Setup of run A:
==> flow/design.v (excerpt) <==
module Top(
  input         clock,
                reset,
  input  [31:0] io_address,
  input         io_addr_strobe,
  input  [31:0] io_write_data,
  input         io_write_strobe,
  input  [3:0]  io_byte_enable,
  input         io_read_strobe,
  output [31:0] io_read_data,
  input  [15:0] sw,
  output [15:0] led,
  output [7:0]  anode_assert,
  output [6:0]  segs
);
Size: ~1600 cells after synthesis, ~210 flip-flops, roughly 12000 µm² of cells after synthesis.
Settings: LEC_CHECK=0, CAP_MARGIN=40, CELL_PAD_IN_SITES_GLOBAL_PLACEMENT=0, CORE_MARGIN=2, CORE_UTILIZATION=72, CTS_CLUSTER_DIAMETER=197, MAX_ROUTING_LAYER=met5, MIN_ROUTING_LAYER=met1, PLACE_DENSITY=0.4, SETUP_SLACK_MARGIN=0.1, SLEW_MARGIN=20; clock period 1.73 ns.
run.sh (not shown) runs the stock make flow with config.mk's settings and CLKGATE_MAP_FILE=.
As the logs show, run A stopped at detailed placement (3_5_place_dp) after a tool error, so it never reached the end of the flow.
--- input diff run A..run B ---
- CAP_MARGIN now 20, was 40
- CORE_UTILIZATION now 66, was 72
- CTS_CLUSTER_DIAMETER no longer set, was 197
- SETUP_SLACK_MARGIN no longer set, was 0.1
- MAX_ROUTING_LAYER now met4, was met5
- PLACE_DENSITY no longer set, was 0.4
- the clock period (ns, I/O delays scaled along) now 3.82, was 1.73
Results
- In run B the implementation ran to completion but is not tape-out ready, as the final checks report negative setup slack.
- NOTE standard-cell row count run A->run B increased by a few percent
- Run B against run A: area of the placeable core climbed about 9%, gate count after technology mapping barely changed, die height climbed about 4.3%.
Inputs modified between run B and run C:
- a change of MAX_ROUTING_LAYER from met4 to met5
- an added GPL_ROUTABILITY_DRIVEN of 0
- an added TNS_END_PERCENT of 20
- an added CORE_ASPECT_RATIO of 1.06
- a change of SLEW_MARGIN from 20 to 0
- a change of CAP_MARGIN from 20 to 5
- a change of CORE_UTILIZATION from 66 to 38
- an added CELL_PAD_IN_SITES_DETAIL_PLACEMENT of 1
- a change of CELL_PAD_IN_SITES_GLOBAL_PLACEMENT from 0 to 1
- an added ABC_AREA of 1
==> results <==
[flow] run C | stages: complete | final checks: fail | reason: negative setup slack
Final cell area excluding filler cells delta (run C − run B): unfavourable
Run C vs run B: total placed instance area up by a little under 10%
Higher global-route total usage across every layer was reported by run B, not run C.
Taking run C as 1.0, run B lands at 0.941 on total power draw.
Inputs modified between run C and run D:
- TNS_END_PERCENT removed (was 20)
- CELL_PAD_IN_SITES_DETAIL_PLACEMENT removed (was 1)
- CORE_UTILIZATION changed from 38 to 68
- GPL_ROUTABILITY_DRIVEN removed (was 0)
- SLEW_MARGIN changed from 0 to 20
- CORE_ASPECT_RATIO removed (was 1.06)
- MIN_ROUTING_LAYER removed (was met1)
- CAP_MARGIN changed from 5 to 20
- MAX_ROUTING_LAYER removed (was met5)
- CELL_PAD_IN_SITES_GLOBAL_PLACEMENT removed (was 1)
- the clock period (ns, I/O delays scaled along) changed from 3.82 to 0.995
- Seen in the log of run D: DPL-0038 during detailed placement (3_5_place_dp), after which the run never completed.
- Summary: area of the placeable core, run D better than run C
- Run D vs run C — die outline area dropped 43%.
- In the flow results for run D and run C, the die boundary height is smaller on run D.
- Between run D and run C, the post-synthesis sequential element count does not differ in any meaningful way.
> inputs changed (run D -> run E)
- CORE_UTILIZATION: 68 -> 67
- ABC_AREA: 1 -> unset
- the clock period (ns, I/O delays scaled along): 0.995 -> 3.98
### Flow results
[flow] run E | stages: complete | final checks: fail | reason: negative setup slack. Parity-gate share of the synthesized area counting xor and xnor cells: run E > run D. Synthesized cell count (run D / run E): 1.3. Going from run D to run E, the mean instance size in the synthesized netlist was found to have gone up by about 17%. When run E is set beside run D, its share of synthesized area spent on multiplexers turns out to be 3.7 points larger. The die of run E is smaller than the one used in run D. Post-synthesis instance area (run E / run D): 0.928.

---

== run 1 ==
Top again, from the RTL that the note above started with.
export LEC_CHECK = 0
export CAP_MARGIN = 20
export CORE_MARGIN = 2
export CORE_UTILIZATION = 40
export SLEW_MARGIN = 20
create_clock -name core_clock -period 4.45 [get_ports {clock}]
For run 2, these inputs were changed with respect to run 1:
- CORE_UTILIZATION: 40 -> 17
--- outcome ---
Run 2 was carried through to the last stage, and its layout satisfied the timing, design-rule and antenna checks. | count of final setup violators | run 2 vs run 1 | ≈ equal |. In the metrics for run 2 and run 1, the one carrying the higher cell count is run 2. Looking at achievable clock frequency across run 2 and run 1, the one that comes out higher is run 1.
Relative to run 2, the following input files were edited for run 3:
- an added ABC_AREA of 1
- an added SETUP_SLACK_MARGIN of 0.27
- a change of CORE_UTILIZATION from 17 to 72
- an added PLACE_DENSITY_LB_ADDON of 0.04
- a change of the clock period (ns, I/O delays scaled along) from 4.45 to 0.995
--- outcome ---
Run 3: DPL-0038 in detailed placement -> run aborted
Run 3: average footprint of a synthesized cell is about 15% lower than what run 2 reported.
Run 3 — net count after synthesis 407 higher, run 2 as reference
Row number of cell instances after yosys synthesis: run 3 higher / run 2 lower
The post-synthesis cell count in run 2 is 0.79 times that in run 3.
Going from run 2 to run 3, the proportion of synthesized area in mux cells was found to have gone down by 3.7 points.
Number of rows in the core area shrinks by more than half when moving from run 2 to run 3.
Going from run 2 to run 3, the die area was shrunk.
Across both runs, post-synth area from yosys stat was higher for run 3 than for run 2.
What run 4 does differently from run 3 at the input level:
- SETUP_SLACK_MARGIN changed from 0.27 to 0.23
- CTS_CLUSTER_SIZE newly set to 37
- ABC_AREA removed (was 1)
- CAP_MARGIN changed from 20 to 0
- PLACE_DENSITY_LB_ADDON removed (was 0.04)
- CORE_UTILIZATION changed from 72 to 71
- CTS_CLUSTER_DIAMETER newly set to 26
- the clock period (ns, I/O delays scaled along) changed from 0.995 to 3.81
==> results <==
For run 4, the flow was terminated by a tool error in clock tree synthesis and produced no final design.
Run 3 -> run 4: horizontal die size decreased by a few percent
Changes observed in run 4 relative to run 3: placer congestion estimate now smaller, number of cell rows now smaller, die area now smaller, simple-gate area share of the yosys netlist now larger.
Power and IR drop assume default switching activity.
